## onyx
## complex_multiplier
module complex_multiplier
    #(parameter integer     OPERAND_WIDTH_A = 16,  
      parameter integer     OPERAND_WIDTH_B = 16,  
      parameter integer     OPERAND_WIDTH_OUT = 32,   
      parameter integer     STAGES = 6,   
      parameter             BLOCKING = 0,
      parameter             ROUND_MODE = 0,
      parameter integer     GROWTH_BITS = 0,   
      parameter             BYTE_ALIGNED = 1,
      localparam            EFF_PORT_WIDTH_A = BYTE_ALIGNED ? ((OPERAND_WIDTH_A*2+15)/16)*16 : OPERAND_WIDTH_A * 2,
      localparam            EFF_PORT_WIDTH_B = BYTE_ALIGNED ? ((OPERAND_WIDTH_B*2+15)/16)*16 : OPERAND_WIDTH_B * 2,
      localparam            EFF_PORT_WIDTH_OUT = BYTE_ALIGNED ? ((OPERAND_WIDTH_OUT*2+15)/16)*16 : OPERAND_WIDTH_OUT * 2
    )
    (   
        input                                           aclk,
        input                                           aresetn,
		input                                           rounding_cy,
        input               [EFF_PORT_WIDTH_A - 1 : 0]    s_axis_a_tdata,
        output reg                                      s_axis_a_tready,
        input                                           s_axis_a_tvalid,
        input               [EFF_PORT_WIDTH_B - 1 : 0]    s_axis_b_tdata,
        output reg                                      s_axis_b_tready,
        input                                           s_axis_b_tvalid,
        output reg  		[EFF_PORT_WIDTH_OUT - 1 : 0]  m_axis_dout_tdata,
        output reg                                      m_axis_dout_tvalid,
        input                                           m_axis_dout_tready
        );
    localparam INPUT_WIDTH_A = OPERAND_WIDTH_A * 2;
    localparam INPUT_WIDTH_B = OPERAND_WIDTH_B * 2;
    localparam OUTPUT_WIDTH  = OPERAND_WIDTH_OUT * 2;
    localparam TRUNC_BITS = (INPUT_WIDTH_A + INPUT_WIDTH_B - OUTPUT_WIDTH)/2 + 1 + GROWTH_BITS;
    localparam OUTPUT_PADDING = EFF_PORT_WIDTH_OUT - OUTPUT_WIDTH;
    localparam CALCULATION_STAGES = 6;    
    reg        [STAGES : 0]                     tvalid;
    reg        [EFF_PORT_WIDTH_OUT-1:0]         tdata [STAGES-2:0];
  ...
Size: about 4800 cells after synthesis, about 580 flip-flops, ~140 I/O pins.
Settings: LEC_CHECK=0, CAP_MARGIN=5, CORE_MARGIN=2, CORE_UTILIZATION=70, CTS_CLUSTER_DIAMETER=29, SETUP_SLACK_MARGIN=1.62, SLEW_MARGIN=20; clock period 5.52 ns.
run.sh (not shown) runs the stock make flow with config.mk's settings and CLKGATE_MAP_FILE=.
onyx ran in full, but the layout does not pass; the checks complain about negative setup slack.
Modified inputs, violet compared to onyx
- a change of CORE_UTILIZATION from 70 to 58
- a deleted SETUP_SLACK_MARGIN that had been 1.62
- a change of CAP_MARGIN from 5 to 20
- a deleted CTS_CLUSTER_DIAMETER that had been 29
- a change of the clock period (ns, I/O delays scaled along) from 5.52 to 4.08
Notes after the runs:
Looking at number of non-clock buffers in the layout, violet sits above onyx.
The lower total die size came out of onyx.
The flow completed for violet, but it is not clean: the layout still shows negative setup slack.
| placed standard-cell area | violet vs onyx | about 2% higher |
In the flow results for onyx and violet, the wire length on met3 is larger on onyx.
Changes observed in violet relative to onyx: first-pass GRT wire length -6.4%, final cell count rose by 213, total wire length -about 13%.
violet against onyx: number of filler instances in the final layout picked up an extra about 100%; synthesis-to-layout area growth lost 0.22 points.
> inputs changed (violet -> yarrow)
- changing CORE_UTILIZATION from 58 to 72
- setting PLACE_DENSITY_LB_ADDON to 0.21 for the first time
- changing the clock period (ns, I/O delays scaled along) from 4.08 to 5.88
==> results <==
- Although it ran to completion, yarrow produced a layout that fails the final checks because of negative setup slack.
- Summary — met1 capacity usage during global routing, yarrow relative to violet: higher, by 4.6 points.
- yarrow against violet: area after synthesis stayed essentially flat; final design area excluding fillers fell by 3700 um2.
### yarrow -> sierra
- clearing PLACE_DENSITY_LB_ADDON, which used to be 0.21
- swapping 72 for 40 in CORE_UTILIZATION
- swapping 5.88 for 7.11 in the clock period (ns, I/O delays scaled along)
[summary]
- Having completed the whole flow, sierra delivered a layout that passed the timing, design-rule and antenna checks.
- Summary of the comparison: number of clock-tree buffers in the layout is higher in sierra, relative to yarrow.
- For the logic share of the area, sierra came in 0.76 points higher than yarrow did.
- For the sum of negative setup slack, sierra came in 7.09 ns higher than yarrow did.
- sierra against yarrow: cell count went up by about 6.5%, number of global-route vias before repair lower.
- Area of all placed cells without fillers: sierra vs yarrow down about 6%
- Min setup slack across sierra and yarrow: yarrow
- Sort sierra and yarrow by count of plain and timing-repair buffers in the layout desc -> top: yarrow
Input changes introduced in indigo (baseline for comparison: sierra):
- CORE_UTILIZATION changed from 40 to 30
- the clock period (ns, I/O delays scaled along) changed from 7.11 to 9.79
==> results <==
- Min met1 usage across sierra and indigo: indigo
- Per the comparison of indigo with sierra, achievable clock frequency saw a decrease; global-route usage saw a decrease; met3 layer usage reported by global route saw a decrease.
- Worst hold slack across sierra and indigo: no real change.
- Routed metal-1 wirelength came out lower on indigo than on sierra.
Changes in zinc relative to indigo:
- changing CORE_UTILIZATION from 30 to 40
- changing the clock period (ns, I/O delays scaled along) from 9.79 to 8.0
==> results <==
Lower count of clock-buffer cells in the layout goes to zinc over indigo. The met3 track demand over resource of zinc exceeds that of indigo by 0.44 points. Compared with indigo, placement density in the core of zinc is higher. In the metrics for indigo and zinc, the one carrying the higher pin count of the biggest net entering global routing is zinc. First-iteration DRC count in zinc is 72 lower than in indigo.

========
fjord:
Starting RTL as in the previous note.
make LEC_CHECK=0 CAP_MARGIN=20 CORE_ASPECT_RATIO=1.21 CORE_MARGIN=7 CORE_UTILIZATION=42 CTS_CLUSTER_DIAMETER=107 MIN_ROUTING_LAYER=met2 PLACE_DENSITY_LB_ADDON=0.16 SETUP_SLACK_MARGIN=1.07 SLEW_MARGIN=20 finish   # period 7.56 ns
fjord: full flow OK, the timing, design-rule and antenna checks passed
[inputs] juniper vs fjord
- SETUP_SLACK_MARGIN no longer set, was 1.07
- MIN_ROUTING_LAYER no longer set, was met2
- CORE_MARGIN now 2, was 7
- PLACE_DENSITY_LB_ADDON no longer set, was 0.16
- CORE_UTILIZATION now 70, was 42
- CORE_ASPECT_RATIO no longer set, was 1.21
- CTS_CLUSTER_DIAMETER no longer set, was 107
- the clock period (ns, I/O delays scaled along) now 5.52, was 7.56
[summary]
Complete run, failing final checks: juniper, reason setup timing. fjord: full flow OK, the timing, design-rule and antenna checks passed. Per the comparison of juniper with fjord, final worst-path setup slack decreased by 1.80 ns relative to the old numbers; clock period minus worst slack decreased by 0.24 ns relative to the old numbers; die size decreased by 43% relative to the old numbers; via total after detailed routing decreased by 21% relative to the old numbers. Compared with fjord, juniper shows clock buffer count from CTS lower by 13%. Path length in cells of the critical path came out lower on juniper than on fjord. fjord was smaller in final cell area than juniper. From fjord to juniper the numbers moved as follows: total cell area at the placement stage climbed about 6%; detailed-route wire length on metal 1 climbed 49,000 um.
Changes in lagoon relative to juniper:
- CTS_CLUSTER_SIZE: unset -> 17
- CTS_CLUSTER_DIAMETER: unset -> 253
- CORE_ASPECT_RATIO: unset -> 0.7
- the clock period (ns, I/O delays scaled along): 5.52 -> 5.99
## What came out
- Of the runs lagoon and juniper, none of them finished clean.
- The final report for juniper shows a completed flow and a layout that fails verification, specifically setup timing.
- Layout checks on lagoon: not met. Flow itself completed; violations: setup timing.
- A slowest library cell on the worst path of fa_2 is what juniper shows, while fa_1 belongs to lagoon.
- Delta (lagoon minus juniper): final standard cell area without fillers decreased 4.6%; final setup TNS now larger.
- From juniper to lagoon the numbers moved as follows: worst setup slack now larger; post-placement worst setup slack now larger.
Setup changes, lagoon to raven
- a deleted CTS_CLUSTER_DIAMETER that had been 253
- a change of CORE_UTILIZATION from 70 to 30
- a deleted CTS_CLUSTER_SIZE that had been 17
- a deleted CORE_ASPECT_RATIO that had been 0.7
- a change of the clock period (ns, I/O delays scaled along) from 5.99 to 12.4
Findings:
raven ended with every stage complete and zero timing, DRC or antenna violations. lagoon finished every stage; the final checks, however, were not passed, the failures being setup timing. Compared with lagoon, raven shows a lower met1 track utilization from global routing. Of raven and lagoon, it is raven that has the lower clock transition time at the flip-flop clock pins of the worst setup and hold paths. Re flop-to-flop setup slack: lagoon and raven aren't equal, and the lower value belongs to lagoon. Compare lagoon and raven | worst setup slack higher: raven. Number of antenna violations at the first check in global routing, lagoon and raven: smaller value in lagoon.
Changes in cedar relative to raven:
- CORE_UTILIZATION changed from 30 to 66
- the clock period (ns, I/O delays scaled along) changed from 12.4 to 7.26
Findings:
Number of buffers and inverters on the critical path: cedar vs raven, no meaningful difference
Post-place instance area: cedar lower than raven
Total wirelength of the detailed-routed design down 11% in cedar wrt raven
Reported for cedar and raven, leftover overflow at the end of global routing turned out identical to the last digit.
